<file path="design/flow/config.mk">
export PLATFORM = sky130hd
export DESIGN_NAME = alu
export DESIGN_NICKNAME = alu
export VERILOG_FILES = /design/flow/design.v
export SDC_FILE = /design/flow/constraint.sdc
export NUM_CORES = 4
export LEC_CHECK = 0
export CAP_MARGIN = 20
export CELL_PAD_IN_SITES_DETAIL_PLACEMENT = 2
export CELL_PAD_IN_SITES_GLOBAL_PLACEMENT = 1
export CORE_MARGIN = 2
export CORE_UTILIZATION = 40
export CTS_CLUSTER_SIZE = 41
export HOLD_SLACK_MARGIN = -0.07
export MAX_ROUTING_LAYER = met4
export PLACE_DENSITY_LB_ADDON = 0.13
export SETUP_SLACK_MARGIN = 0.02
export SLEW_MARGIN = 20
</file>
<file path="design/flow/constraint.sdc">
create_clock -name core_clock -period 6.92 [get_ports {FPUCLK}]
set_input_delay 1.3840 -clock core_clock [delete_from_list [all_inputs] [get_ports {FPUCLK}]]
set_output_delay 1.3840 -clock core_clock [all_outputs]
set_load 0.01 [all_outputs]
</file>
<file path="design/flow/design.v">
module cla(
		input  [3:0] A, B,
		input  CIN,
		output COUT,
		output [3:0] S
	);
	wire [3:0] P, G; 
	assign P = A ^ B;
	assign G = A & B;
	wire [3:0] CARRY;
	assign CARRY[0] = G[0] | (P[0] & CIN);																															 
	assign CARRY[1] = G[1] | (P[1] & G[0]) | (P[1] & P[0] & CIN);																							 
	assign CARRY[2] = G[2] | (P[2] & G[1]) | (P[2] & P[1] & G[0]) | (P[2] & P[1] & P[0] & CIN);													 
	assign CARRY[3] = G[3] | (P[3] & G[2]) | (P[3] & P[2] & G[1]) | (P[3] & P[2] & P[1] & G[0]) | (P[3] & P[2] & P[1] & P[0] & CIN);  
	assign COUT  = CARRY[3];
	assign S = P ^ {CARRY[2:0], CIN};
endmodule 
module cla_add(
		input  [23:0] A,B,
		input   CIN,
		output [23:0] OUT,
		output  OF
	);
	wire COUT0, COUT1, COUT2, COUT3, COUT4,COUT5;
	cla claalu_0(.A(A[ 3: 0]), .B(B[ 3: 0]^{4{CIN}}), .CIN(CIN),   .COUT(COUT0), .S(OUT[3:0]));
	cla claalu_1(.A(A[ 7: 4]), .B(B[ 7: 4]^{4{CIN}}), .CIN(COUT0), .COUT(COUT1), .S(OUT[7:4]));
	cla claalu_2(.A(A[11: 8]), .B(B[11: 8]^{4{CIN}}), .CIN(COUT1), .COUT(COUT2), .S(OUT[11:8]));
	cla claalu_3(.A(A[15:12]), .B(B[15:12]^{4{CIN}}), .CIN(COUT2), .COUT(COUT3), .S(OUT[15:12]));
	cla claalu_4(.A(A[19:16]),	.B(B[19:16]^{4{CIN}}), .CIN(COUT3), .COUT(COUT4), .S(OUT[19:16]));
	cla claalu_5(.A(A[23:20]),	.B(B[23:20]^{4{CIN}}), .CIN(COUT4), .COUT(COUT5), .S(OUT[23:20]));
	assign OF = COUT5;
endmodule 
module twos_cla(
		input  [3:0] B,
		input  CIN, 
		output COUT,
		output [3:0] S
	);
	wire [3:0] CARRY;
	assign CARRY[0] = (B[0] & CIN);								 
	assign CARRY[1] = (B[1] & B[0] & CIN);						 
	assign CARRY[2] = (B[2] & B[1] & B[0] & CIN);			 
	assign CARRY[3] = (B[3] & B[2] & B[1] & B[0] & CIN);	 
	assign COUT  = CARRY[3];
	assign S = (B ^ {CARRY[2:0], CIN});
endmodule 
module twoscomp(
		input  [23:0] B,
		output [23:0] OUT
	);
	wire COUT0, COUT1, COUT2, COUT3, COUT4;
	twos_cla t0(.B(~B[ 3: 0]), .CIN(1'b1),   .COUT(COUT0), .S(OUT[3:0]));
	twos_cla t1(.B(~B[ 7: 4]), .CIN(COUT0),  .COUT(COUT1), .S(OUT[7:4]));
	twos_cla t2(.B(~B[11: 8]), .CIN(COUT1),  .COUT(COUT2), .S(OUT[11:8]));
	twos_cla t3(.B(~B[15:12]), .CIN(COUT2),  .COUT(COUT3), .S(OUT[15:12]));
	twos_cla t4(.B(~B[19:16]), .CIN(COUT3),  .COUT(COUT4), .S(OUT[19:16]));
	twos_cla t5(.B(~B[23:20]), .CIN(COUT4),  .COUT(),      .S(OUT[23:20]));
endmodule 
module shifter(
		input  [23:0] IN,
		input  [7:0]  BY,
		input  NEG,				 
		output reg [23:0] OUT
	);
	wire COUT_INT;
	wire [7:0] BY_COMPL;
	twos_cla t_shft0(
		.B(~BY[3:0]), 
		.CIN(1'b1),   
		.COUT(COUT_INT), 
		.S(BY_COMPL[3:0])
	);
	twos_cla t_shft1(
		.B(~BY[7:4]), 
		.CIN(COUT_INT),   
		.COUT(), 
		.S(BY_COMPL[7:4])
	);
	always@(*) begin
		if (NEG == 1'b0) begin	 
			OUT = IN >> BY;
		end else begin					 
			OUT = IN >> BY_COMPL;
		end
	end
endmodule 
module normal(
			input  [23:0] IN,
			input  INOF,
			output reg [22:0] OUT,
			output reg [7:0] COUNT,
			output reg ZEROFLAG
	);
	always@(*) begin
		if (INOF == 1'b1) begin
			OUT   <= IN[23:1];	COUNT <= 8'b1;	  ZEROFLAG <= 1'b0;
		end else begin
			casez (IN)			
				24'b1???????????????????????:
					begin
						OUT <= IN[22:0];	COUNT <= 8'd0;  ZEROFLAG <= 1'b0;
					end 
				24'b01??????????????????????:
					begin
						OUT <= {IN[21:0], 1'b0};  COUNT <= -8'd1;  ZEROFLAG <= 1'b0;
					end
				24'b001?????????????????????:
					begin
						OUT <= {IN[20:0], 2'b0};  COUNT <= -8'd2;  ZEROFLAG <= 1'b0;
					end 
				24'b0001????????????????????:
					begin
						OUT <= {IN[19:0], 3'b0};  COUNT <= -8'd3;  ZEROFLAG <= 1'b0;
					end 
				24'b00001???????????????????:
					begin
						OUT <= {IN[18:0], 4'b0};  COUNT <= -8'd4;  ZEROFLAG <= 1'b0;
					end 
				24'b000001??????????????????:
					begin
						OUT <= {IN[17:0], 5'b0};  COUNT <= -8'd5;  ZEROFLAG <= 1'b0;
					end 
				24'b0000001?????????????????:
					begin
						OUT <= {IN[16:0], 6'b0};  COUNT <= -8'd6;  ZEROFLAG <= 1'b0;
					end 
				24'b00000001????????????????:
					begin
						OUT <= {IN[15:0], 7'b0};  COUNT <= -8'd7;  ZEROFLAG <= 1'b0;
					end 
				24'b000000001???????????????:
					begin
						OUT <= {IN[14:0], 8'b0};  COUNT <= -8'd8;  ZEROFLAG <= 1'b0;
					end 
				24'b0000000001??????????????:
					begin
						OUT <= {IN[13:0], 9'b0};  COUNT <= -8'd9;  ZEROFLAG <= 1'b0;
					end 
				24'b00000000001?????????????:
					begin
						OUT <= {IN[12:0], 10'b0};  COUNT <= -8'd10;  ZEROFLAG <= 1'b0;
					end 
				24'b000000000001????????????:
					begin
						OUT <= {IN[11:0], 11'b0};  COUNT <= -8'd11;  ZEROFLAG <= 1'b0;
					end 
				24'b0000000000001???????????:
					begin
						OUT <= {IN[10:0], 12'b0};  COUNT <= -8'd12;  ZEROFLAG <= 1'b0;
					end 
				24'b00000000000001??????????:
					begin
						OUT <= {IN[9:0], 13'b0};  COUNT <= -8'd13;  ZEROFLAG <= 1'b0;
					end 
				24'b000000000000001?????????:
					begin
						OUT <= {IN[8:0], 14'b0};  COUNT <= -8'd14;  ZEROFLAG <= 1'b0;
					end 
				24'b0000000000000001????????:
					begin
						OUT <= {IN[7:0], 15'b0};  COUNT <= -8'd15;  ZEROFLAG <= 1'b0;
					end 
				24'b00000000000000001???????:
					begin
						OUT <= {IN[6:0], 16'b0};  COUNT <= -8'd16;  ZEROFLAG <= 1'b0;
					end 
				24'b000000000000000001??????:
					begin
						OUT <= {IN[5:0], 17'b0};  COUNT <= -8'd17;  ZEROFLAG <= 1'b0;
					end 
				24'b0000000000000000001?????:
					begin
						OUT <= {IN[4:0], 18'b0};  COUNT <= -8'd18;  ZEROFLAG <= 1'b0;
					end 
				24'b00000000000000000001????:
					begin
						OUT <= {IN[3:0], 19'b0};  COUNT <= -8'd19;  ZEROFLAG <= 1'b0;
					end 
				24'b000000000000000000001???:
					begin
						OUT <= {IN[2:0], 20'b0};  COUNT <= -8'd20;  ZEROFLAG <= 1'b0;
					end 
				24'b0000000000000000000001??:
					begin
						OUT <= {IN[1:0], 21'b0};  COUNT <= -8'd21;  ZEROFLAG <= 1'b0;
					end 
				24'b00000000000000000000001?:
					begin
						OUT <= {IN[0], 22'b0};  COUNT <= -8'd22;  ZEROFLAG <= 1'b0;
					end
				24'b000000000000000000000001:
					begin
						OUT <= {23'b0};  COUNT <= -8'd23;  ZEROFLAG <= 1'b0;
					end
				default:
					begin
						OUT <= {23'b0};  COUNT <= -8'd24;  ZEROFLAG <= 1'b1;
					end 
			endcase
		end
	end
endmodule 
module alu(
		input  FPUCLK,
		input  [31:0] A, B,
		input  [2:0]  CTRL,
		output reg [31:0] OUT
	);
	reg [23:0] APP0, APP1, BPP0, BPP1, RESM;	 
	reg [31:0] OUT0;
	reg ASIGN0, ASIGN1, BSIGN0, BSIGN1, SIGN, OF0;
	reg [2:0]  CTRL1, CTRL2, CTRL3;
	reg [7:0] EXPONENT;
	reg  EXPCIN;				 
	wire [7:0] EXPDIF_w;		 
	wire COUT_EX, COUT_EX1;
	reg [7:0]  EXPCARRY0, EXPCARRY1;						 
	reg  EXPZFLAG0, EXPZFLAG1, EXPZFLAG2;
	cla claexp_0(.A(A[26:23]), .B(B[26:23]^{4{EXPCIN}}), .CIN(EXPCIN),  .COUT(COUT_EX), .S(EXPDIF_w[3:0]));	
	cla claexp_1(.A(A[30:27]),	.B(B[30:27]^{4{EXPCIN}}), .CIN(COUT_EX), .COUT(COUT_EX1), .S(EXPDIF_w[7:4]));
	reg [7:0] EXPDIF0;
	reg EXPLT0;					 
	reg [7:0] AEXP0, BEXP0;		 
	reg [23:0] TBSHIFTED;
	wire [23:0] SHIFTOUT_w;
	shifter shift_0(.IN(TBSHIFTED), .BY(EXPDIF0), .NEG(EXPLT0), .OUT(SHIFTOUT_w));
	reg  [23:0] A_ALUIN, B_ALUIN;
	wire [23:0] ALUOUT;
	reg ALUCIN;
	wire OVERFLOW;
	cla_add cla_add0(
		.A(A_ALUIN),
		.B(B_ALUIN),
		.CIN(ALUCIN),
		.OUT(ALUOUT),
		.OF(OVERFLOW)
	);
	wire [23:0] TWOSOUT;
	twoscomp twosconv0(
		.B(ALUOUT),
		.OUT(TWOSOUT)
	);
	wire [22:0] NORMOUT;
	wire NORMFLAG, NORMZERO;
	wire [7:0] NORM_SHIFT;
	normal normalize0(
		.IN(RESM),
		.INOF(OF0),
		.OUT(NORMOUT),
		.COUNT(NORM_SHIFT),
		.ZEROFLAG(NORMZERO)
	);
	wire COUT_SRES;
	wire [7:0] EXPSRES;
	cla clasresexp_0(.A(EXPCARRY1[3:0]),	.B(NORM_SHIFT[3:0]), .CIN(1'b0),      .COUT(COUT_SRES), .S(EXPSRES[3:0]));
	cla clasresexp_1(.A(EXPCARRY1[7:4]),	.B(NORM_SHIFT[7:4]), .CIN(COUT_SRES), .COUT(),          .S(EXPSRES[7:4]));
	parameter ADD = 3'b000, SUB = 3'b001;
	always@(*) begin
		if (CTRL == ADD | CTRL == SUB) begin
			EXPCIN <= 1'b1;
		end else begin
			EXPCIN <= 1'b0;
		end
		if (CTRL1 == ADD | CTRL1 == SUB) begin			
			if (EXPLT0 == 1'b0) begin			 
				TBSHIFTED <= BPP0;
			end else begin								 
				TBSHIFTED <= APP0;		
			end
		end else begin
			TBSHIFTED <= 24'bX;
		end
		if (CTRL2 == ADD) begin		
			if (((ASIGN1 == 1'b0) & (BSIGN1 == 1'b0)) | ((ASIGN1 == 1'b1) & (BSIGN1 == 1'b1))) begin 	 
				A_ALUIN <= APP1;
				B_ALUIN <= BPP1;
				ALUCIN  <= 1'b0;
			end else if ((ASIGN1 == 1'b0) & (BSIGN1 == 1'b1)) begin
				A_ALUIN <= APP1;	 
				B_ALUIN <= BPP1;
				ALUCIN  <= 1'b1;
			end else if ((ASIGN1 == 1'b1) & (BSIGN1 == 1'b0)) begin
				A_ALUIN <= BPP1;	 
				B_ALUIN <= APP1;
				ALUCIN  <= 1'b1;				
			end else begin
				A_ALUIN <= 24'bX;
				B_ALUIN <= 24'bX;
				ALUCIN  <= 1'bX;
			end			
		end else if (CTRL2 == SUB) begin
			if (((ASIGN1 == 1'b0) & (BSIGN1 == 1'b1)) | ((ASIGN1 == 1'b1) & (BSIGN1 == 1'b0))) begin 	 
				A_ALUIN <= APP1;
				B_ALUIN <= BPP1;
				ALUCIN  <= 1'b0;				
			end else if ((ASIGN1 == 1'b0) & (BSIGN1 == 1'b0)) begin
				A_ALUIN <= APP1;	 
				B_ALUIN <= BPP1;
				ALUCIN  <= 1'b1;				
			end else if ((ASIGN1 == 1'b1) & (BSIGN1 == 1'b1)) begin
				A_ALUIN <= BPP1;	 
				B_ALUIN <= APP1;
				ALUCIN  <= 1'b1;
			end else begin
				A_ALUIN <= 24'bX;
				B_ALUIN <= 24'bX;
				ALUCIN  <= 1'bX;
			end	
		end else begin
			A_ALUIN <= 24'bX;
			B_ALUIN <= 24'bX;
			ALUCIN  <= 1'bX;
		end
		if ((CTRL3 == ADD)|(CTRL3 == SUB)) begin
			if ((EXPZFLAG2 == 1'b1) & (NORMZERO == 1'b1)) begin
				EXPONENT <= 8'b0;
			end else begin
				EXPONENT <= EXPSRES;
			end
		end else begin
			EXPONENT <= EXPSRES;			 
		end
	end
	always@(posedge FPUCLK) begin		
		if (CTRL == ADD | CTRL == SUB) begin
			APP0    <= {1'b1,A[22:0]};
			BPP0    <= {1'b1,B[22:0]};
			ASIGN0  <= A[31];
			BSIGN0  <= B[31];
			EXPDIF0 <= EXPDIF_w;
			EXPLT0  <= ~COUT_EX1;
			AEXP0   <= A[30:23];
			BEXP0   <= B[30:23];
			CTRL1	  <= CTRL;
			if (EXPDIF_w == 8'b0) begin
				EXPZFLAG0 <= 1'b1;
			end else begin
				EXPZFLAG0 <= 1'b0;
			end
		end
		if (CTRL1 == ADD | CTRL1 == SUB) begin
			EXPZFLAG1 <= EXPZFLAG0;
			CTRL2  <= CTRL1;					
			ASIGN1 <= ASIGN0;
			BSIGN1 <= BSIGN0;
			if (EXPLT0 == 1'b0) begin			 
				APP1      <= APP0;
				BPP1      <= SHIFTOUT_w;
				EXPCARRY0  <= AEXP0; 
			end else begin									 
				APP1  	 <= SHIFTOUT_w;
				BPP1      <= BPP0;
				EXPCARRY0  <= BEXP0;					
			end
		end
		if (CTRL2 == ADD) begin
			EXPZFLAG2 <= EXPZFLAG1;
			CTRL3 <= CTRL2;
			if (((ASIGN1 == 1'b0) & (BSIGN1 == 1'b0)) | ((ASIGN1 == 1'b1) & (BSIGN1 == 1'b1))) begin 	 
				RESM <= ALUOUT;
				OF0  <= OVERFLOW;
				EXPCARRY1 <= EXPCARRY0;
				SIGN <= ASIGN1;
			end else if ((ASIGN1 == 1'b0) & (BSIGN1 == 1'b1)) begin
				if (OVERFLOW == 1'b0) begin
					RESM <= TWOSOUT;
				end else begin
					RESM <= ALUOUT;
				end
				OF0 <= 1'b0;
				EXPCARRY1 <= EXPCARRY0;
				SIGN <= ~OVERFLOW;
			end else if ((ASIGN1 == 1'b1) & (BSIGN1 == 1'b0)) begin
				if (OVERFLOW == 1'b0) begin
					RESM <= TWOSOUT;
				end else begin
					RESM <= ALUOUT;
				end
				OF0 <= 1'b0;
				EXPCARRY1 <= EXPCARRY0;
				SIGN <= ~OVERFLOW;
			end
		end else if (CTRL2 == SUB) begin
			CTRL3 <= CTRL2;
			EXPZFLAG2 <= EXPZFLAG1;
			if (((ASIGN1 == 1'b0) & (BSIGN1 == 1'b1)) | ((ASIGN1 == 1'b1) & (BSIGN1 == 1'b0))) begin 	 
				RESM <= ALUOUT;
				OF0 <= OVERFLOW;
				EXPCARRY1 <= EXPCARRY0;
				SIGN <= ASIGN1;
			end else if ((ASIGN1 == 1'b0) & (BSIGN1 == 1'b0)) begin
				if (OVERFLOW == 1'b0) begin
					RESM <= TWOSOUT;
				end else begin
					RESM <= ALUOUT;
				end
				OF0 <= 1'b0;
				EXPCARRY1 <= EXPCARRY0;
				SIGN <= ~OVERFLOW;
			end else if ((ASIGN1 == 1'b1) & (BSIGN1 == 1'b1)) begin
				if (OVERFLOW == 1'b0) begin
					RESM <= TWOSOUT;
				end else begin
					RESM <= ALUOUT;
				end
				OF0 <= 1'b0;
				EXPCARRY1 <= EXPCARRY0;
				SIGN <= ~OVERFLOW;
			end
		end
		if ((CTRL3 == ADD)|(CTRL3 == SUB)) begin
			OUT <= {SIGN, EXPONENT, NORMOUT};
		end
	end
endmodule 
</file>
<file path="design/flow/run.sh">
#!/bin/bash
# the make line also repeats each setting of config.mk as NAME=value (left out here)
make -C /OpenROAD-flow-scripts/flow DESIGN_CONFIG=/design/flow/config.mk WORK_HOME=/design/flow/orfs CLKGATE_MAP_FILE= finish
</file>
==> impl_metrics.csv, run 1 <==
group,metric,value,unit
clock_tree,clkTransAtPathRegs,60,ps
setup_path,cp_num_cells,22,
placed_design,place_area,15800,um^2
job,cap_violations,0,
synth,synth_adder_area_share,0.05551,
drt,routed_via_density,6.185,
die,chip_area,37490,um^2
global_route,grtUsageMet3,0.02748,
setup_path,rr_endpoint,"RESM[23]",
setup_path,r2r_start,"BSIGN1",
global_route,grt_pass1_vias,13311,
synth,edf_count,208,
clock_tree,cts_hold_buf,0,
synth,synth.largest_area_cell,"edfxtp_1",
placed_design,gp_congestion,0.9164,
final_timing,fin_tns_setup,0,ps
synth,syn_area_per_cell,9.843,um^2
synth,ys_sh_mux,0.07125,
final_timing,fin_worst_skew,11.89,ps
synth,ff_type,"edfxtp_1",
synth,simple_gate_area_frac,0.1637,
global_route,top_usage_layer,"met2",
synth,yosys_warnings,3,
final_timing,min_period,6326,ps
clock_tree,cts_root_buf,"clkbuf_16",
drt,first_iter_violations,979,
drt,post-route-drc-count,0,
setup_path,crit_fanout,26,
drt,final_antenna_net_count,0,
clock_tree,cts_tree,"built",
power_and_ir_drop,ir_drop,0.2407,mV
setup_path,crit_required,7220,ps
global_route,groute.usage.overall,0.2624,
final_timing,worst_slew_pin_slew,1042,ps
final_timing,rsz0062_at_grt,"false",
synth,synth_area,14380,um^2
drt,drt-total-wl,48930,um
die,row_count,69,
setup_path,start_kind,"register",
synth,synth_top_area_share,0.4343,
cells_and_area,nFillCells,3657,
setup_path,crit_type,"register to register",
setup_path,cp-startpoint,"BSIGN1",
drt,drt_pass1_iterations,6,
setup_path,cp_slowest_cell,"ha_1",
worst_hold_path,hold_start,"EXPCARRY0[3]",
global_route,grt_use_met1,0.3164,
global_route,grt-ovfl-total,0,
cells_and_area,fin_area,16680,um^2
synth,ys_sh_aoi,0.1991,
clock_tree,cts.sinks,208,
final_timing,maxSlewHeadroom,0.2982,
final_timing,maxSlewViolCount,0,
setup_path,end_kind,"register",
die,initial_core_util,0.4053,
power_and_ir_drop,switching_power,0.002570,W
power_and_ir_drop,cellPowerDensity,372.2,nW/um^2
die,io_pins,100,
setup_path,rr_worst_depth,22,
drt,wl_per_cell,24.71,um
power_and_ir_drop,clkPwrFrac,0.218,
worst_hold_path,hold_path_depth,0,
power_and_ir_drop,powerClk,0.00135,W
power_and_ir_drop,p_seq_frac,0.315,
run_status,run_status,"finished clean",
die,fp.dieH,193.6,um
setup_path,critical-path-max-stage-delay,540,ps
global_route,antenna_found_initial,0,
setup_path,rrSetupSlack,590,ps
cells_and_area,area_growth,15.96,%
synth,synthCells,1461,
synth,fp_nets,1588,
setup_path,path_delay_family,"AND-OR/OR-AND gates",
synth,ys_types,87,
global_route,grt_pass1_wl,76800,um
synth,ys_cells,1461,
die,core-area,35480,um^2
clock_tree,htree_num_levels,1,
synth,synth-seq-cells,208,
worst_hold_path,min_to,"EXPCARRY1[3]",
power_and_ir_drop,p_comb,0.00290,W
power_and_ir_drop,largestPowerGroup,"combinational logic",
final_timing,fmax,0.1581,GHz
clock_tree,insertion_delay,560,ps
power_and_ir_drop,p_leak,5.961,nW
final_timing,timing.final.crit_share,0.9141,
synth,ys_seq_frac,0.4343,
synth,xor_area_frac,0.03350,
drt,n_antenna_cell,0,
power_and_ir_drop,p_seq,0.00195,W
synth,yosys_area,14380,um^2
final_timing,setup_viol,0,
final_timing,hold_viol_final,0,
setup_path,worstSetupEndpoint,"RESM[23]",
setup_path,crit_arrival,6620,ps
placed_design,port_buffers,99,
setup_path,path_cells,"inv_1 > ha_1 > mux2_4 > nand2b_2 > buf_4 > nor2_1 > a21oi_1 > o31ai_1 > ha_1 > or2_2 > a221oi_1 > o21ai_0 > o31ai_2 > nand2_1 > a21o_1 > a21o_1 > fa_1 > xor2_1 > nor2_1 > o2111ai_1 > and2_0 > or4_1",
die,die_width,193.6,um
synth,synthArstFlopShare,0,
setup_path,path_buffers,2,
worst_hold_path,hp-class,"register to register",
drt,vias,12246,
power_and_ir_drop,combinationalPowerShare,0.468,
placed_design,hpwl,35430,um
synth,top_cell,"edfxtp_1",
cells_and_area,final_nets,1630,
synth,ys_top_logic_family,"AND-OR/OR-AND gates",
clock_tree,cts_buffer_depth,3,
power_and_ir_drop,sw_frac_of_total,0.4141,
power_and_ir_drop,internal_power,0.003637,W
global_route,grt_max_degree,64,
global_route,grt_util_met2,0.4533,
synth,synthTopCellsByArea,"edfxtp_1 43%, nand2_1 5.0%, ha_1 4.4%, a21oi_1 3.7%, mux2_2 3.5%",
synth,yosys-top-cells-count,"208 x edfxtp_1, 190 x nand2_1, 123 x nor2_1",
clock_tree,cts_buffers,25,
job,warning_count,29,
metal layers:
metal	wire length, um	share of wire	up-vias
li1	-	-	5589
met1	20060	0.41	6185
met2	24940	0.51	360
met3	1966	0.040	112
met4	1965	0.040	0
met5	0	0	-
layout make-up:
class                   instances  area [um^2]  share of cell area
clock buffers                  27        633.1             0.03797
multi-input cells            1099         7606              0.4561
inverters                      33        123.9            0.007428
well taps                     461        576.8             0.03459
repair buffers                136         1289             0.07728
clock inverters                16        201.4             0.01208
flip-flops and latches        208         6246              0.3745
stage by stage:
stage / utilization / worst slack, ps / hold slack, ps / instances / power, W
2_1_floorplan: - / 415.2 / 400.3 / 1461 / 0.003861
3_3_place_gp: 0.4450 / 669.0 / 404.2 / 1936 / 0.004660
3_5_place_dp: 0.4453 / 269.0 / 412.5 / 1936 / 0.004845
4_1_cts: 0.4688 / 249.5 / 426.3 / 1979 / 0.006224
5_1_grt: 0.4700 / 166.1 / 435.2 / 1980 / 0.006571
6_report: 0.4700 / 594.3 / 425.1 / 1980 / 0.006207
timing repair:
action / CTS / global route
resized: 0 / 2
buffers inserted: 0 / 0
endpoints found under the setup margin: 0 / 2
==> run 2, diff against run 1 <==
- CELL_PAD_IN_SITES_DETAIL_PLACEMENT: 2 -> not set
- CELL_PAD_IN_SITES_GLOBAL_PLACEMENT: 1 -> not set
- CORE_UTILIZATION: 40 -> 56
- CTS_CLUSTER_SIZE: 41 -> not set
- HOLD_SLACK_MARGIN: -0.07 -> not set
- MAX_ROUTING_LAYER: met4 -> not set
- PLACE_DENSITY_LB_ADDON: 0.13 -> not set
- SETUP_SLACK_MARGIN: 0.02 -> not set
- clock period: 6.92 -> 4.26 ns (I/O delays scaled with it)
==> impl_metrics.csv, run 2 <==
group,metric,value,unit
run_status,run_status,"complete, but fails checks",
run_status,violations,"setup timing",
worst_hold_path,hold_path_depth,0,
synth,xor_area_frac,0.03350,
synth,synthCells,1461,
setup_path,path_buffers,3,
cells_and_area,nFillCells,1704,
synth,ys_sh_mux,0.07125,
global_route,grt-ovfl-total,0,
die,core-area,25180,um^2
power_and_ir_drop,cellPowerDensity,598.0,nW/um^2
drt,routed_via_density,6.227,
clock_tree,clkTransAtPathRegs,70,ps
synth,simple_gate_area_frac,0.1637,
power_and_ir_drop,p_comb,0.00626,W
setup_path,cp-startpoint,"CTRL2[1]",
final_timing,timing.final.crit_share,1.181,
setup_path,crit_required,4510,ps
drt,final_antenna_net_count,0,
global_route,grt_max_degree,71,
placed_design,gp_congestion,0.9354,
synth,yosys_area,14380,um^2
power_and_ir_drop,internal_power,0.006908,W
drt,vias,12834,
setup_path,rrSetupSlack,-770,ps
setup_path,start_kind,"register",
synth,synthArstFlopShare,0,
die,row_count,58,
final_timing,worst_slew_pin_slew,963.0,ps
synth,ys_cells,1461,
synth,yosys_warnings,3,
clock_tree,cts.sinks,208,
setup_path,critical-path-max-stage-delay,530,ps
setup_path,path_delay_family,"simple AND/OR/NAND/NOR gates",
power_and_ir_drop,powerClk,0.00199,W
power_and_ir_drop,clkPwrFrac,0.178,
setup_path,cp_slowest_cell,"fa_2",
setup_path,rr_worst_depth,23,
placed_design,hpwl,28190,um
synth,yosys-top-cells-count,"208 x edfxtp_1, 190 x nand2_1, 123 x nor2_1",
final_timing,fmax,0.1988,GHz
setup_path,rr_endpoint,"RESM[23]",
setup_path,cp_num_cells,23,
die,io_pins,100,
final_timing,rsz0062_at_grt,"true",
clock_tree,htree_num_levels,1,
synth,synth.largest_area_cell,"edfxtp_1",
power_and_ir_drop,combinationalPowerShare,0.557,
synth,top_cell,"edfxtp_1",
cells_and_area,utilization,0.7462,
worst_hold_path,hold_start,"EXPCARRY0[6]",
drt,n_antenna_cell,0,
final_timing,timing.final.ws_setup,-770.8,ps
power_and_ir_drop,ir_drop,0.6315,mV
synth,edf_count,208,
setup_path,end_kind,"register",
synth,ys_top_logic_family,"AND-OR/OR-AND gates",
clock_tree,cts_hold_buf,0,
final_timing,setup_viol,21,
setup_path,r2r_start,"CTRL2[1]",
cells_and_area,area_growth,30.67,%
cells_and_area,final_nets,1843,
placed_design,port_buffers,99,
power_and_ir_drop,switching_power,0.004330,W
cells_and_area,logic_area,8214,um^2
power_and_ir_drop,sw_frac_of_total,0.3853,
synth,synth-seq-cells,208,
power_and_ir_drop,p_seq,0.00298,W
synth,ys_seq_frac,0.4343,
synth,ys_sh_aoi,0.1991,
worst_hold_path,min_to,"EXPCARRY1[6]",
synth,synthTopCellsByArea,"edfxtp_1 43%, nand2_1 5.0%, ha_1 4.4%, a21oi_1 3.7%, mux2_2 3.5%",
synth,synth_top_area_share,0.4343,
drt,wl_per_cell,19.65,um
clock_tree,insertion_delay,530,ps
worst_hold_path,hp-class,"register to register",
die,chip_area,26980,um^2
power_and_ir_drop,p_seq_frac,0.265,
setup_path,crit_fanout,5,
clock_tree,cts_root_buf,"clkbuf_16",
setup_path,worstSetupEndpoint,"RESM[23]",
final_timing,fin_worst_skew,21.62,ps
global_route,groute.usage.overall,0.2940,
drt,first_iter_violations,1320,
synth,syn_area_per_cell,9.843,um^2
clock_tree,cts_tree,"built",
drt,drt-total-wl,40490,um
setup_path,path_cells,"nor3_4 > buf_4 > xor2_4 > nand2b_2 > nor2_1 > a21oi_1 > o31ai_1 > ha_1 > or2_2 > a221oi_4 > o21ai_4 > nor2_4 > o21ai_2 > a21o_1 > a21o_1 > fa_2 > inv_2 > nand2_1 > nor2_2 > o2111ai_2 > buf_4 > nor3_1 > or4_1",
synth,fp_nets,1588,
job,warning_count,34,
power_and_ir_drop,p_leak,7.107,nW
final_timing,maxSlewViolCount,0,
clock_tree,cts_buffers,23,
power_and_ir_drop,largestPowerGroup,"combinational logic",
synth,synth_area,14380,um^2
synth,ys_types,87,
global_route,grt_pass1_vias,12486,
die,fp.dieH,164.3,um
final_timing,fin_tns_setup,-6092,ps
setup_path,crit_type,"register to register",
final_timing,min_period,5031,ps
setup_path,crit_arrival,5280,ps
synth,ff_type,"edfxtp_1",
drt,drt_pass1_iterations,10,
die,die_width,164.3,um
global_route,antenna_found_initial,0,
clock_tree,cts_buffer_depth,3,
final_timing,maxSlewHeadroom,0.3558,
die,initial_core_util,0.5711,
job,cap_violations,0,
cells_and_area,seqCellArea,6246,um^2
synth,synth_adder_area_share,0.05551,
global_route,grt_pass1_wl,63370,um
final_timing,hold_viol_final,0,
drt,post-route-drc-count,0,
run 2: repair_timing:
| action | CTS | global route |
|---|---|---|
| resized | 41 | 44 |
| endpoints found under the hold margin | 0 | 0 |
| gates cloned | 1 | 0 |
| setup endpoints to repair | 21 | 26 |
| pin swaps | 55 | 40 |
| setup buffers | 37 | 22 |
run 2: cell type report:
| class | count | share of cell area |
|---|---|---|
| Clock buffer | 26 | 0.03123 |
| Clock inverter | 14 | 0.009122 |
| Inverter | 33 | 0.006592 |
| Multi-Input combinational cell | 1100 | 0.4371 |
| Sequential cell | 208 | 0.3324 |
| Tap cell | 330 | 0.02197 |
| Timing Repair Buffer | 350 | 0.1616 |
run 2: metal layers:
metal / vias up / share of wire / global-route usage
li1: 6029 / - / -
met1: 6142 / 0.40 / 0.3665
met2: 537 / 0.50 / 0.5179
met3: 126 / 0.058 / 0.03687
met4: 0 / 0.042 / 0.1176
met5: - / 0 / 0
run 2: through the flow:
stage | cell area (um^2) | instances | total power [W] | hold slack, ps | worst slack [ps]
after floorplan | 14750 | 1461 | 0.006494 | 400.3 | -642.6
after detailed placement | 17210 | 1967 | 0.008482 | 405.4 | -777.4
after CTS | 18430 | 2043 | 0.01083 | 419.8 | -625.1
after global routing | 18790 | 2061 | 0.01188 | 427.5 | -957.1
final | 18790 | 2061 | 0.01124 | 419.4 | -770.8
after global placement | 17210 | 1967 | 0.008356 | 402.9 | -638.3
==> run 3, diff against run 2 <==
- CORE_UTILIZATION: 56 -> 71
- CTS_CLUSTER_SIZE: not set -> 18
- clock period: 4.26 -> 5.16 ns (I/O delays scaled with it)
==> impl_metrics.csv, run 3 <==
group,metric,value,unit
die,io_pins,100,
run_status,violations,"setup timing",
setup_path,r2r_start,"CTRL2[2]",
clock_tree,cts_tree,"built",
worst_hold_path,min_to,"EXPCARRY1[3]",
power_and_ir_drop,p_comb,0.00451,W
run_status,run_status,"complete, but fails checks",
final_timing,timing.final.ws_setup,-142.5,ps
drt,vias,13820,
final_timing,fin_worst_skew,27.55,ps
power_and_ir_drop,clkPwrFrac,0.181,
clock_tree,insertion_delay,530,ps
drt,routed_via_density,7.414,
setup_path,cp_slowest_cell,"edfxtp_1",
setup_path,rr_worst_depth,22,
final_timing,fmax,0.1886,GHz
setup_path,path_cells,"nor3_4 > nor3_2 > a31oi_4 > buf_12 > mux2_2 > ha_4 > and3_4 > a221oi_4 > a21oi_4 > nor2_4 > o21ai_2 > a21o_1 > a21o_1 > fa_2 > xnor2_2 > buf_4 > and2_1 > nand2_1 > nor4_1 > a22o_1 > a311oi_2 > xnor2_1",
setup_path,crit_required,5420,ps
setup_path,cp_num_cells,22,
drt,n_antenna_cell,0,
clock_tree,cts.sinks,208,
drt,wl_per_cell,25.67,um
global_route,groute.usage.overall,0.4010,
die,die_width,146.3,um
drt,first_iter_violations,2407,
synth,yosys_area,14380,um^2
global_route,grt_pass1_vias,12809,
drt,drt_pass1_iterations,9,
setup_path,path_buffers,2,
die,row_count,52,
setup_path,cp_common_cell,"a21o_1",
synth,fp_nets,1588,
setup_path,crit_arrival,5570,ps
synth,synthTopCellsByArea,"edfxtp_1 43%, nand2_1 5.0%, ha_1 4.4%, a21oi_1 3.7%, mux2_2 3.5%",
power_and_ir_drop,internal_power,0.005038,W
placed_design,gp_congestion,1.005,
placed_design,dp_cells,1803,
job,cap_violations,0,
power_and_ir_drop,p_seq,0.00260,W
synth,yosys-top-cells-count,"208 x edfxtp_1, 190 x nand2_1, 123 x nor2_1",
placed_design,hpwl,28150,um
setup_path,worstSetupEndpoint,"RESM[19]",
die,chip_area,21410,um^2
synth,simple_gate_area_frac,0.1637,
power_and_ir_drop,p_seq_frac,0.300,
synth,syn_area_per_cell,9.843,um^2
global_route,grt_max_degree,64,
synth,ys_top_logic_family,"AND-OR/OR-AND gates",
final_timing,min_period,5303,ps
power_and_ir_drop,powerClk,0.00157,W
setup_path,rr_endpoint,"RESM[19]",
final_timing,worst_slew_pin_slew,1059,ps
global_route,grt-ovfl-total,0,
drt,drt-total-wl,47860,um
cells_and_area,area_growth,20.13,%
power_and_ir_drop,switching_power,0.003640,W
clock_tree,cts_buffers,23,
setup_path,end_kind,"register",
setup_path,path_delay_family,"AND-OR/OR-AND gates",
cells_and_area,final_cells,1864,
global_route,grt_pass1_wl,68470,um
power_and_ir_drop,largestPowerGroup,"combinational logic",
final_timing,setup_viol,5,
synth,synth.largest_area_cell,"edfxtp_1",
worst_hold_path,hp-class,"register to register",
synth,ys_seq_frac,0.4343,
clock_tree,cts_buffer_depth,3,
global_route,antenna_found_initial,1,
synth,synth-seq-cells,208,
setup_path,crit_fanout,7,
synth,synth_top_area_share,0.4343,
clock_tree,cts_root_buf,"clkbuf_16",
drt,final_antenna_net_count,0,
final_timing,timing.final.crit_share,1.028,
synth,ys_types,87,
placed_design,port_buffers,99,
power_and_ir_drop,combinationalPowerShare,0.519,
synth,synth_adder_area_share,0.05551,
placed_design,pre_cts_slack,-139.9,ps
synth,ys_sh_mux,0.07125,
power_and_ir_drop,p_leak,6.351,nW
synth,xor_area_frac,0.03350,
final_timing,hold_viol_final,0,
synth,top_cell,"edfxtp_1",
clock_tree,clkTransAtPathRegs,60,ps
synth,edf_count,208,
cells_and_area,nFillCells,990,
synth,synth_area,14380,um^2
die,initial_core_util,0.7177,
die,fp.dieH,146.3,um
setup_path,critical-path-max-stage-delay,480,ps
power_and_ir_drop,sw_frac_of_total,0.4195,
synth,synthCells,1461,
final_timing,maxSlewViolCount,0,
clock_tree,cts_hold_buf,0,
cells_and_area,final_nets,1707,
setup_path,cp-startpoint,"CTRL2[2]",
drt,post-route-drc-count,0,
synth,ys_sh_aoi,0.1991,
clock_tree,htree_num_levels,1,
final_timing,fin_tns_setup,-327.0,ps
job,warning_count,32,
power_and_ir_drop,cellPowerDensity,502.3,nW/um^2
synth,yosys_warnings,3,
synth,ys_cells,1461,
setup_path,rrSetupSlack,-140,ps
worst_hold_path,hold_start,"EXPCARRY0[3]",
setup_path,start_kind,"register",
synth,ff_type,"edfxtp_1",
cells_and_area,utilization,0.8621,
die,core-area,20040,um^2
power_and_ir_drop,ir_drop,0.2970,mV
setup_path,crit_type,"register to register",
worst_hold_path,hold_path_depth,0,
final_timing,maxSlewHeadroom,0.2881,
synth,synthArstFlopShare,0,
==> run 3: cell type report <==
| class | instances | area [um^2] | share of cell area |
|---|---|---|---|
| clock buffers | 27 | 590.6 | 0.03418 |
| repair buffers | 214 | 1924 | 0.1114 |
| multi-input cells | 1100 | 7956 | 0.4605 |
| inverters | 33 | 123.9 | 0.007170 |
| well taps | 270 | 337.8 | 0.01955 |
| clock inverters | 12 | 97.59 | 0.005649 |
| flip-flops and latches | 208 | 6246 | 0.3615 |
==> run 3: what timing repair did <==
action	4_1_cts	5_1_grt
endpoints found under the hold margin	0	0
gates resized	4	43
setup buffers	2	18
pin swaps	1	39
cloned	0	2
setup endpoints to repair	6	12
==> run 3: stage by stage <==
step / total power, W / cell area [um^2] / hold slack (ps)
4_1_cts: 0.008100 / 16910 / 420.9
5_1_grt: 0.009009 / 17280 / 435.5
3_5_place_dp: 0.006513 / 16180 / 406.3
3_3_place_gp: 0.006346 / 16180 / 403.2
2_1_floorplan: 0.005284 / 14620 / 400.3
6_report: 0.008678 / 17280 / 419.5
==> run 3: layer usage <==
| metal | up-vias | global-route usage | part of all wire |
|---|---|---|---|
| met3 | 392 | 0.07219 | 0.12 |
| met4 | 0 | 0.2102 | 0.080 |
| met2 | 1393 | 0.6939 | 0.48 |
| met5 | - | 0 | 0 |
| met1 | 6268 | 0.4817 | 0.32 |
| li1 | 5767 | - | - |
==> run 4, diff against run 3 <==
- ABC_AREA: not set -> 1
- CELL_PAD_IN_SITES_DETAIL_PLACEMENT: not set -> 0
- CELL_PAD_IN_SITES_GLOBAL_PLACEMENT: not set -> 0
- CORE_UTILIZATION: 71 -> 72
- CTS_CLUSTER_DIAMETER: not set -> 314
- CTS_CLUSTER_SIZE: 18 -> 17
- GPL_ROUTABILITY_DRIVEN: not set -> 1
- GPL_TIMING_DRIVEN: not set -> 1
- MIN_ROUTING_LAYER: not set -> met1
- PLACE_DENSITY: not set -> 0.78
- SLEW_MARGIN: 20 -> 10
- clock period: 5.16 -> 4.83 ns (I/O delays scaled with it)
==> impl_metrics.csv, run 4 <==
group,metric,value,unit
run_status,run_status,"complete, but fails checks",
run_status,violations,"setup timing",
synth,synthTopCellsByArea,"edfxtp_1 43%, nand2_1 9.9%, o21ai_0 7.8%, inv_1 5.0%, ha_1 4.4%",
setup_path,critical-path-max-stage-delay,440,ps
placed_design,dp_cells,2123,
clock_tree,htree_num_levels,1,
synth,synth_area,14600,um^2
setup_path,crit_arrival,5290,ps
synth,ys_seq_frac,0.4277,
drt,n_antenna_cell,0,
setup_path,start_kind,"register",
placed_design,hpwl,31490,um
die,io_pins,100,
synth,top_cell,"nand2_1",
job,warning_count,31,
die,die_width,146.4,um
drt,wl_per_cell,22.42,um
power_and_ir_drop,power.total,0.007827,W
worst_hold_path,hp-class,"register to register",
clock_tree,cts_buffer_depth,3,
final_timing,maxSlewHeadroom,0.3662,
power_and_ir_drop,p_leak,6.772,nW
drt,post-route-drc-count,0,
setup_path,rr_endpoint,"RESM[23]",
global_route,grt-ovfl-total,0,
synth,ff_type,"edfxtp_1",
synth,fp_nets,1944,
cells_and_area,final_cells,2161,
final_timing,fin_worst_skew,28.79,ps
final_timing,maxSlewViolCount,0,
power_and_ir_drop,switching_power,0.003467,W
synth,syn_area_per_cell,8.037,um^2
setup_path,rrSetupSlack,-200,ps
final_timing,timing.final.ws_setup,-200.5,ps
power_and_ir_drop,p_comb,0.00385,W
final_timing,fmax,0.1988,GHz
power_and_ir_drop,largestPowerGroup,"combinational logic",
synth,yosys_area,14600,um^2
synth,ys_sh_mux,0.005484,
clock_tree,cts_hold_buf,0,
die,row_count,52,
setup_path,worstSetupEndpoint,"RESM[23]",
setup_path,cp_num_cells,31,
cells_and_area,nFillCells,1164,
synth,synth_top_area_share,0.4277,
worst_hold_path,hold_path_depth,0,
setup_path,end_kind,"register",
placed_design,place_area,15830,um^2
setup_path,cp-startpoint,"BSIGN1",
worst_hold_path,min_to,"EXPCARRY1[6]",
setup_path,crit_type,"register to register",
synth,xor_area_frac,0.02630,
setup_path,r2r_start,"BSIGN1",
drt,first_iter_violations,2914,
setup_path,cp_slowest_cell,"fa_1",
drt,drt_pass1_iterations,9,
global_route,groute.usage.overall,0.4220,
synth,synth_adder_area_share,0.05467,
power_and_ir_drop,cellPowerDensity,472.7,nW/um^2
die,initial_core_util,0.7287,
power_and_ir_drop,ir_drop,0.3737,mV
synth,ys_sh_aoi,0.1936,
power_and_ir_drop,combinationalPowerShare,0.492,
setup_path,path_delay_family,"simple AND/OR/NAND/NOR gates",
synth,ys_types,53,
power_and_ir_drop,p_seq_frac,0.349,
worst_hold_path,hold_start,"EXPCARRY0[6]",
clock_tree,cts_buffers,16,
drt,vias,15011,
final_timing,setup_viol,7,
cells_and_area,area_growth,13.39,%
final_timing,timing.final.crit_share,1.042,
cells_and_area,fin_area,16560,um^2
setup_path,crit_required,5090,ps
clock_tree,cts_root_buf,"clkbuf_16",
die,chip_area,21440,um^2
power_and_ir_drop,clkPwrFrac,0.160,
global_route,antenna_found_initial,0,
drt,routed_via_density,6.946,
cells_and_area,final_nets,2018,
final_timing,fin_hold_ws,425.4,ps
final_timing,min_period,5031,ps
clock_tree,clkTransAtPathRegs,70,ps
synth,ys_top_logic_family,"simple AND/OR/NAND/NOR gates",
drt,final_antenna_net_count,0,
clock_tree,cts_tree,"built",
synth,ys_cells,1817,
clock_tree,insertion_delay,520,ps
synth,synthArstFlopShare,0,
global_route,grt_pass1_vias,13788,
synth,edf_count,208,
synth,yosys_warnings,3,
synth,synth-seq-cells,208,
power_and_ir_drop,p_seq,0.00273,W
power_and_ir_drop,sw_frac_of_total,0.4430,
placed_design,port_buffers,99,
final_timing,hold_viol_final,0,
global_route,grt_pass1_wl,71950,um
setup_path,cp_common_cell,"nand2_1",
power_and_ir_drop,internal_power,0.004360,W
synth,yosys-top-cells-count,"384 x nand2_1, 228 x o21ai_0, 208 x edfxtp_1",
setup_path,path_buffers,4,
setup_path,crit_fanout,13,
placed_design,gp_congestion,1.064,
synth,synthCells,1817,
synth,simple_gate_area_frac,0.2078,
synth,synth.largest_area_cell,"edfxtp_1",
power_and_ir_drop,powerClk,0.00125,W
job,cap_violations,0,
die,fp.dieH,146.4,um
clock_tree,cts.sinks,208,
drt,drt-total-wl,48440,um
die,core-area,20040,um^2
setup_path,rr_worst_depth,31,
global_route,grt_max_degree,91,
final_timing,worst_slew_pin_slew,950.5,ps
-- run 4: stage by stage --
step	TNS (ps)	utilization	setup slack, ps
floorplan	0	-	166.8
global placement	0	0.7898	92.38
detailed placement	-745.1	0.7898	-183.0
CTS	0	0.8166	20.02
global route	-1812	0.8263	-300.8
finish	-696.5	0.8263	-200.5
-- run 4: layout make-up --
class | instances | area (um^2) | area share
multi-input cells | 1293 | 7288 | 0.4402
repair buffers | 157 | 1443 | 0.08712
well taps | 270 | 337.8 | 0.02040
clock buffers | 16 | 400.4 | 0.02418
clock inverters | 2 | 32.53 | 0.001965
flip-flops and latches | 208 | 6246 | 0.3772
inverters | 215 | 810.8 | 0.04896
-- run 4: per-layer routing --
metal  wire length (um)  track usage  vias to the layer above
li1                   -            -                     6461
met1              16090       0.5264                     6665
met2              22640       0.7111                     1515
met3               6244      0.07531                      370
met4               3469       0.2146                        0
met5                  0            0                        -
-- run 4: repair_timing --
action,in CTS,in global routing
setup endpoints to repair,8,12
pin swaps,2,16
resized,5,31
buffers inserted,9,11
==> run 5, diff against run 4 <==
- ABC_AREA: 1 -> not set
- CELL_PAD_IN_SITES_DETAIL_PLACEMENT: 0 -> not set
- CELL_PAD_IN_SITES_GLOBAL_PLACEMENT: 0 -> not set
- CORE_UTILIZATION: 72 -> 71
- CTS_CLUSTER_DIAMETER: 314 -> not set
- CTS_CLUSTER_SIZE: 17 -> 36
- GPL_ROUTABILITY_DRIVEN: 1 -> not set
- GPL_TIMING_DRIVEN: 1 -> not set
- MIN_ROUTING_LAYER: met1 -> not set
- PLACE_DENSITY: 0.78 -> not set
- SETUP_SLACK_MARGIN: not set -> -0.36
- SLEW_MARGIN: 10 -> 20
- clock period: 4.83 -> 4.94 ns (I/O delays scaled with it)
==> impl_metrics.csv, run 5 <==
group,metric,value,unit
run_status,run_status,"complete, but fails checks",
run_status,violations,"setup timing",
power_and_ir_drop,sw_frac_of_total,0.4163,
synth,simple_gate_area_frac,0.1637,
setup_path,crit_fanout,8,
setup_path,cp_common_cell,"buf_4",
setup_path,crit_arrival,5690,ps
power_and_ir_drop,largestPowerGroup,"combinational logic",
synth,top_cell,"edfxtp_1",
setup_path,rrSetupSlack,-500,ps
final_timing,fin_tns_setup,-3175,ps
worst_hold_path,hp-class,"register to register",
drt,wl_per_cell,25.86,um
global_route,grt-ovfl-total,0,
worst_hold_path,min_to,"EXPCARRY1[5]",
synth,ff_type,"edfxtp_1",
synth,synthTopCellsByArea,"edfxtp_1 43%, nand2_1 5.0%, ha_1 4.4%, a21oi_1 3.7%, mux2_2 3.5%",
drt,drt-total-wl,49390,um
job,warning_count,31,
drt,vias,14143,
synth,xor_area_frac,0.03350,
synth,ys_top_logic_family,"AND-OR/OR-AND gates",
synth,synth_area,14380,um^2
power_and_ir_drop,combinationalPowerShare,0.528,
synth,ys_sh_aoi,0.1991,
final_timing,fmax,0.1837,GHz
power_and_ir_drop,power.total,0.009226,W
synth,synthCells,1461,
power_and_ir_drop,p_leak,6.570,nW
synth,ys_sh_mux,0.07125,
final_timing,fin_worst_skew,15.80,ps
power_and_ir_drop,ir_drop,0.3781,mV
drt,post-route-drc-count,0,
clock_tree,insertion_delay,520,ps
setup_path,cp_num_cells,21,
die,die_width,146.3,um
final_timing,timing.final.crit_share,1.102,
cells_and_area,final_nets,1752,
clock_tree,cts_buffers,22,
global_route,grt_pass1_wl,70970,um
synth,yosys_area,14380,um^2
global_route,grt_pass1_vias,13319,
global_route,groute.usage.overall,0.4155,
placed_design,pre_cts_slack,-453.1,ps
die,io_pins,100,
final_timing,maxSlewHeadroom,0.2639,
setup_path,path_buffers,5,
synth,ys_seq_frac,0.4343,
power_and_ir_drop,p_seq_frac,0.290,
global_route,antenna_found_initial,0,
synth,synth_top_area_share,0.4343,
die,chip_area,21410,um^2
setup_path,path_delay_family,"AND-OR/OR-AND gates",
drt,n_antenna_cell,0,
placed_design,hpwl,29500,um
synth,edf_count,208,
global_route,grt_max_degree,78,
worst_hold_path,hold_path_depth,0,
drt,first_iter_violations,2638,
cells_and_area,utilization,0.8779,
setup_path,path_cells,"inv_2 > ha_4 > mux2_4 > buf_12 > buf_4 > buf_4 > o31ai_2 > ha_1 > buf_4 > nand4_1 > a21oi_4 > o31ai_4 > nand2_2 > a21o_1 > a21o_1 > fa_2 > xor2_1 > nor2_1 > o2111ai_2 > and2_0 > or4_1",
cells_and_area,area_growth,22.33,%
final_timing,setup_viol,13,
clock_tree,cts_root_buf,"clkbuf_16",
setup_path,start_kind,"register",
die,core-area,20040,um^2
clock_tree,cts_tree,"built",
die,row_count,52,
final_timing,worst_slew_pin_slew,1093,ps
clock_tree,clkTransAtPathRegs,70,ps
die,initial_core_util,0.7177,
drt,routed_via_density,7.405,
power_and_ir_drop,switching_power,0.003840,W
setup_path,cp_slowest_cell,"or4_1",
setup_path,r2r_start,"ASIGN1",
synth,synth_adder_area_share,0.05551,
die,fp.dieH,146.3,um
drt,final_antenna_net_count,0,
synth,ys_types,87,
synth,yosys_warnings,3,
setup_path,end_kind,"register",
synth,synthArstFlopShare,0,
clock_tree,cts_buffer_depth,3,
synth,synth.largest_area_cell,"edfxtp_1",
final_timing,hold_viol_final,0,
final_timing,min_period,5444,ps
power_and_ir_drop,cellPowerDensity,524.4,nW/um^2
drt,drt_pass1_iterations,12,
clock_tree,cts.sinks,208,
final_timing,timing.final.ws_setup,-503.7,ps
final_timing,maxSlewViolCount,0,
synth,fp_nets,1588,
worst_hold_path,hold_start,"EXPCARRY0[5]",
placed_design,dp_cells,1857,
placed_design,gp_congestion,0.9853,
setup_path,critical-path-max-stage-delay,500,ps
power_and_ir_drop,p_seq,0.00267,W
synth,syn_area_per_cell,9.843,um^2
power_and_ir_drop,internal_power,0.005385,W
synth,synth-seq-cells,208,
setup_path,rr_worst_depth,21,
setup_path,crit_required,5190,ps
setup_path,cp-startpoint,"ASIGN1",
job,cap_violations,0,
power_and_ir_drop,powerClk,0.00168,W
placed_design,port_buffers,99,
setup_path,rr_endpoint,"RESM[23]",
cells_and_area,final_cells,1910,
synth,ys_cells,1461,
clock_tree,htree_num_levels,1,
synth,yosys-top-cells-count,"208 x edfxtp_1, 190 x nand2_1, 123 x nor2_1",
setup_path,worstSetupEndpoint,"RESM[23]",
power_and_ir_drop,clkPwrFrac,0.182,
setup_path,crit_type,"register to register",
power_and_ir_drop,p_comb,0.00487,W
[run 5: cell type report]
| class | count | area, um^2 |
|---|---|---|
| multi-input combinational | 1100 | 7921 |
| sequential | 208 | 6246 |
| inverter | 33 | 123.9 |
| fill | 908 | 2446 |
| clock inverter | 14 | 140.1 |
| clock buffer | 25 | 561.8 |
| timing repair buffer | 260 | 2262 |
| tap | 270 | 337.8 |
[run 5: what timing repair did]
| action | CTS | global route |
|---|---|---|
| cloned | 0 | 1 |
| pin swaps | 2 | 20 |
| hold buffers | 0 | 0 |
| gates resized | 6 | 42 |
| setup buffers | 6 | 12 |
| endpoints found under the setup margin | 6 | 11 |
[run 5: routing by layer]
| layer | wire length [um] | track usage | vias to the layer above | part of all wire |
|---|---|---|---|---|
| met4 | 4603 | 0.2558 | 0 | 0.093 |
| li1 | - | - | 5845 | - |
| met1 | 15680 | 0.4913 | 6358 | 0.32 |
| met3 | 5956 | 0.06563 | 450 | 0.12 |
| met2 | 23150 | 0.7158 | 1490 | 0.47 |
| met5 | 0 | 0 | - | 0 |
[run 5: through the flow]
stage | hold WS [ps] | instance area [um^2]
6_report | 422.2 | 17590
5_1_grt | 420.7 | 17590
4_1_cts | 421.9 | 17330
3_5_place_dp | 406.5 | 16530
3_3_place_gp | 401.1 | 16530
2_1_floorplan | 400.3 | 14560
==> run 6, diff against run 5 <==
- CORE_UTILIZATION: 71 -> 58
- CTS_CLUSTER_SIZE: 36 -> not set
- SETUP_SLACK_MARGIN: -0.36 -> not set
- clock period: 4.94 -> 2.95 ns (I/O delays scaled with it)
==> impl_metrics.csv, run 6 <==
group,metric,value,unit
cells_and_area,logic_area,8607,um^2
placed_design,pre_cts_slack,-2192,ps
die,die_width,161.5,um
synth,ys_top_logic_family,"AND-OR/OR-AND gates",
synth,ys_types,87,
synth,top_cell,"edfxtp_1",
setup_path,worstSetupEndpoint,"RESM[23]",
cells_and_area,seqCellArea,6246,um^2
final_timing,timing.final.crit_share,1.697,
power_and_ir_drop,clkPwrFrac,0.164,
cells_and_area,utilization,0.8221,
drt,routed_via_density,6.403,
setup_path,path_cells,"inv_2 > ha_4 > buf_12 > xor2_4 > nand2b_4 > nor2_2 > a21oi_2 > o31ai_2 > ha_4 > a21o_1 > a221oi_4 > a21oi_4 > o31ai_4 > nand2_2 > a21o_1 > a21o_1 > fa_2 > xor2_2 > nor2_1 > o2111ai_2 > and2_1 > or4_1",
run_status,violations,"setup timing",
setup_path,crit_arrival,5280,ps
die,initial_core_util,0.5913,
placed_design,port_buffers,99,
power_and_ir_drop,power.total,0.01737,W
global_route,grt-ovfl-total,0,
setup_path,crit_fanout,6,
power_and_ir_drop,p_comb,0.0102,W
power_and_ir_drop,combinationalPowerShare,0.589,
setup_path,start_kind,"register",
clock_tree,htree_num_levels,1,
die,chip_area,26070,um^2
setup_path,cp-startpoint,"BSIGN1",
setup_path,r2r_start,"BSIGN1",
setup_path,end_kind,"register",
cells_and_area,area_growth,39.03,%
power_and_ir_drop,largestPowerGroup,"combinational logic",
setup_path,cp_slowest_cell,"edfxtp_1",
synth,ys_sh_aoi,0.1991,
run_status,run_status,"complete, but fails checks",
clock_tree,cts_root_buf,"clkbuf_16",
synth,ff_type,"edfxtp_1",
power_and_ir_drop,p_seq,0.00428,W
worst_hold_path,hp-class,"input port to register",
synth,yosys_area,14380,um^2
die,row_count,57,
drt,post-route-drc-count,0,
die,core-area,24320,um^2
setup_path,cp_common_cell,"a21o_1",
synth,fp_nets,1588,
synth,synthCells,1461,
final_timing,worst_slew_pin_slew,815.3,ps
worst_hold_path,hold_path_depth,2,
setup_path,crit_type,"register to register",
job,warning_count,34,
synth,xor_area_frac,0.03350,
synth,synth_area,14380,um^2
setup_path,rrSetupSlack,-2060,ps
synth,ys_seq_frac,0.4343,
synth,ys_sh_mux,0.07125,
drt,final_antenna_net_count,0,
cells_and_area,nFillCells,1364,
final_timing,setup_viol,56,
final_timing,maxSlewViolCount,0,
clock_tree,insertion_delay,530,ps
setup_path,rr_worst_depth,22,
clock_tree,cts_buffer_depth,3,
drt,first_iter_violations,1922,
final_timing,hold_viol_final,0,
die,io_pins,100,
synth,edf_count,208,
final_timing,min_period,5007,ps
worst_hold_path,min_to,"CTRL1[1]",
clock_tree,cts.sinks,208,
drt,vias,13716,
setup_path,critical-path-max-stage-delay,410,ps
global_route,grt_pass1_wl,71430,um
power_and_ir_drop,sw_frac_of_total,0.3926,
synth,syn_area_per_cell,9.843,um^2
clock_tree,cts_buffers,22,
clock_tree,cts_tree,"built",
setup_path,cp_num_cells,22,
final_timing,fin_worst_skew,12.96,ps
cells_and_area,fin_area,19990,um^2
global_route,grt_pass1_vias,13516,
drt,wl_per_cell,21.82,um
power_and_ir_drop,p_leak,7.694,nW
placed_design,place_area,17860,um^2
final_timing,rsz0062_at_grt,"true",
clock_tree,clkTransAtPathRegs,70,ps
synth,synth_top_area_share,0.4343,
synth,yosys-top-cells-count,"208 x edfxtp_1, 190 x nand2_1, 123 x nor2_1",
synth,simple_gate_area_frac,0.1637,
global_route,grt_max_degree,60,
cells_and_area,final_nets,1930,
synth,synth-seq-cells,208,
setup_path,rr_endpoint,"RESM[23]",
final_timing,timing.final.ws_setup,-2057,ps
global_route,groute.usage.overall,0.3430,
placed_design,gp_congestion,0.9562,
synth,yosys_warnings,3,
synth,synth_adder_area_share,0.05551,
worst_hold_path,hold_start,"CTRL[1]",
setup_path,path_buffers,2,
power_and_ir_drop,powerClk,0.00286,W
power_and_ir_drop,ir_drop,0.9241,mV
synth,synth.largest_area_cell,"edfxtp_1",
job,cap_violations,0,
final_timing,fmax,0.1997,GHz
final_timing,maxSlewHeadroom,0.4553,
placed_design,hpwl,29910,um
drt,drt-total-wl,46730,um
clock_tree,cts_hold_buf,0,
synth,ys_cells,1461,
power_and_ir_drop,switching_power,0.006820,W
drt,n_antenna_cell,0,
power_and_ir_drop,p_seq_frac,0.246,
final_timing,fin_hold_ws,387.7,ps
drt,drt_pass1_iterations,9,
synth,synthTopCellsByArea,"edfxtp_1 43%, nand2_1 5.0%, ha_1 4.4%, a21oi_1 3.7%, mux2_2 3.5%",
synth,synthArstFlopShare,0,
setup_path,crit_required,3220,ps
power_and_ir_drop,internal_power,0.01055,W
setup_path,path_delay_family,"AND-OR/OR-AND gates",
die,fp.dieH,161.5,um
power_and_ir_drop,cellPowerDensity,868.8,nW/um^2
global_route,antenna_found_initial,0,
## run 6: area by class of cell
cell class	count	area share
multi-input cells	1100	0.4305
clock buffers	24	0.02791
flip-flops and latches	208	0.3124
repair buffers	438	0.1936
well taps	324	0.02028
inverters	33	0.006320
clock inverters	15	0.009011
## run 6: per-stage QoR
stage / instances / setup TNS [ps]
finish: 2142 / -52660
global route: 2142 / -60580
CTS: 2113 / -42530
detailed placement: 2033 / -56770
global placement: 2033 / -51500
floorplan: 1461 / -46830
## run 6: metal layers
metal,share of wire,GRT usage,vias up
met5,0,0,-
met3,0.070,0.04314,207
met2,0.50,0.6047,800
li1,-,-,6200
met1,0.37,0.4091,6509
met4,0.063,0.1863,0
## run 6: timing repair
item,in CTS,in global routing
gates resized,125,69
setup endpoints to repair,59,68
gates cloned,4,1
pin swaps,74,60
setup buffers,48,34
==> run 7, diff against run 6 <==
- CORE_UTILIZATION: 58 -> 56
- MAX_ROUTING_LAYER: not set -> met4
- SETUP_SLACK_MARGIN: not set -> 0.74
- TNS_END_PERCENT: not set -> 5
==> impl_metrics.csv, run 7 <==
group,metric,value,unit
run_status,run_status,"complete, but fails checks",
run_status,violations,"setup timing",
drt,vias,13217,
synth,yosys_area,14380,um^2
global_route,grt_pass1_wl,64830,um
placed_design,port_buffers,99,
setup_path,end_kind,"register",
final_timing,hold_viol_final,0,
final_timing,min_period,4907,ps
power_and_ir_drop,power.total,0.01679,W
drt,first_iter_violations,1914,
worst_hold_path,hold_start,"B[24]",
power_and_ir_drop,sw_frac_of_total,0.3854,
final_timing,maxSlewViolCount,0,
die,die_width,164.3,um
final_timing,fmax,0.2038,GHz
setup_path,path_buffers,4,
synth,synth_area,14380,um^2
synth,top_cell,"edfxtp_1",
cells_and_area,area_growth,39.61,%
final_timing,timing.final.crit_share,1.663,
setup_path,crit_required,3210,ps
cells_and_area,utilization,0.7973,
synth,edf_count,208,
synth,ys_sh_aoi,0.1991,
drt,wl_per_cell,20.52,um
final_timing,fin_tns_setup,-46310,ps
die,fp.dieH,164.3,um
power_and_ir_drop,clkPwrFrac,0.178,
synth,fp_nets,1588,
clock_tree,cts_tree,"built",
setup_path,crit_type,"register to register",
synth,ys_seq_frac,0.4343,
drt,drt_pass1_iterations,8,
synth,syn_area_per_cell,9.843,um^2
power_and_ir_drop,combinationalPowerShare,0.567,
setup_path,r2r_start,"CTRL2[0]",
final_timing,timing.final.ws_setup,-1957,ps
die,core-area,25180,um^2
global_route,grt_pass1_vias,12609,
final_timing,setup_viol,55,
cells_and_area,final_nets,1896,
global_route,grt-ovfl-total,0,
die,initial_core_util,0.5711,
global_route,groute.usage.overall,0.3094,
placed_design,gp_congestion,0.9841,
synth,synth_adder_area_share,0.05551,
clock_tree,clkTransAtPathRegs,60,ps
setup_path,crit_fanout,6,
final_timing,worst_slew_pin_slew,762.3,ps
setup_path,rr_worst_depth,21,
power_and_ir_drop,p_comb,0.00953,W
power_and_ir_drop,cellPowerDensity,836.0,nW/um^2
drt,final_antenna_net_count,0,
setup_path,cp-startpoint,"CTRL2[0]",
global_route,antenna_found_initial,0,
worst_hold_path,min_to,"BEXP0[1]",
synth,synthCells,1461,
power_and_ir_drop,largestPowerGroup,"combinational logic",
power_and_ir_drop,internal_power,0.01032,W
placed_design,hpwl,28460,um
final_timing,fin_worst_skew,11.18,ps
synth,ys_cells,1461,
setup_path,cp_num_cells,21,
drt,n_antenna_cell,0,
synth,yosys-top-cells-count,"208 x edfxtp_1, 190 x nand2_1, 123 x nor2_1",
synth,ff_type,"edfxtp_1",
setup_path,cp_slowest_cell,"fa_2",
die,row_count,58,
power_and_ir_drop,ir_drop,0.9012,mV
clock_tree,cts_buffer_depth,3,
setup_path,crit_arrival,5170,ps
synth,ys_sh_mux,0.07125,
synth,synthArstFlopShare,0,
synth,synth-seq-cells,208,
power_and_ir_drop,p_seq_frac,0.254,
setup_path,start_kind,"register",
synth,simple_gate_area_frac,0.1637,
power_and_ir_drop,p_seq,0.00427,W
final_timing,maxSlewHeadroom,0.4908,
clock_tree,htree_num_levels,1,
clock_tree,insertion_delay,530,ps
power_and_ir_drop,powerClk,0.00299,W
job,cap_violations,0,
worst_hold_path,hold_path_depth,1,
drt,drt-total-wl,43440,um
die,chip_area,26980,um^2
clock_tree,cts.sinks,208,
final_timing,rsz0062_at_grt,"true",
job,warning_count,34,
clock_tree,cts_root_buf,"clkbuf_16",
synth,yosys_warnings,3,
cells_and_area,nFillCells,1521,
setup_path,path_cells,"nor3_4 > buf_4 > nor3_4 > a31oi_4 > buf_6 > buf_16 > mux2_4 > ha_4 > and3_4 > a221oi_2 > o21ai_2 > o31ai_4 > nand2_2 > a21o_1 > a21o_1 > fa_2 > nor2_2 > o2111ai_2 > buf_4 > nor3_1 > or4_1",
setup_path,rr_endpoint,"RESM[23]",
clock_tree,cts_buffers,24,
setup_path,rrSetupSlack,-1960,ps
synth,ys_types,87,
global_route,grt_max_degree,61,
setup_path,worstSetupEndpoint,"RESM[23]",
drt,routed_via_density,6.243,
drt,post-route-drc-count,0,
synth,ys_top_logic_family,"AND-OR/OR-AND gates",
synth,synth_top_area_share,0.4343,
setup_path,critical-path-max-stage-delay,540,ps
worst_hold_path,hp-class,"input port to register",
die,io_pins,100,
power_and_ir_drop,switching_power,0.006469,W
final_timing,fin_hold_ws,324.3,ps
clock_tree,cts_hold_buf,0,
synth,synthTopCellsByArea,"edfxtp_1 43%, nand2_1 5.0%, ha_1 4.4%, a21oi_1 3.7%, mux2_2 3.5%",
power_and_ir_drop,p_leak,7.719,nW
synth,synth.largest_area_cell,"edfxtp_1",
synth,xor_area_frac,0.03350,
setup_path,path_delay_family,"AND-OR/OR-AND gates",
==> run 7: layout make-up <==
cell class              count  area (um^2)  share of cell area
clock buffers              29        619.3             0.03085
flip-flops and latches    208         6246              0.3111
well taps                 330        412.9             0.02056
inverters                  33        123.9            0.006169
multi-input cells        1100         8944              0.4454
clock inverters            15        172.7            0.008600
repair buffers            402         3560              0.1773
==> run 7: stage by stage <==
stage          cell area [um^2]  cells  setup WS, ps
2_1_floorplan             14690   1461         -1953
3_3_place_gp              17780   2048         -1915
3_5_place_dp              17780   2048         -2120
4_1_cts                   19150   2113         -1914
5_1_grt                   20080   2117         -2178
6_report                  20080   2117         -1957
==> run 7: metal layers <==
layer	part of all wire	track usage	routed length [um]
met5	0	-	0
met4	0.038	0.1104	1644
met3	0.064	0.03460	2792
met2	0.50	0.5276	21890
met1	0.39	0.3821	17120
==> run 7: repair_timing <==
item,in CTS,in global routing
hold endpoints to repair,0,0
endpoints found under the setup margin,110,111
pin swaps,34,111
buffers inserted,18,4
gates cloned,3,0
resized,74,247
Power figures rest on the tool's default switching activity, not on a simulated workload.
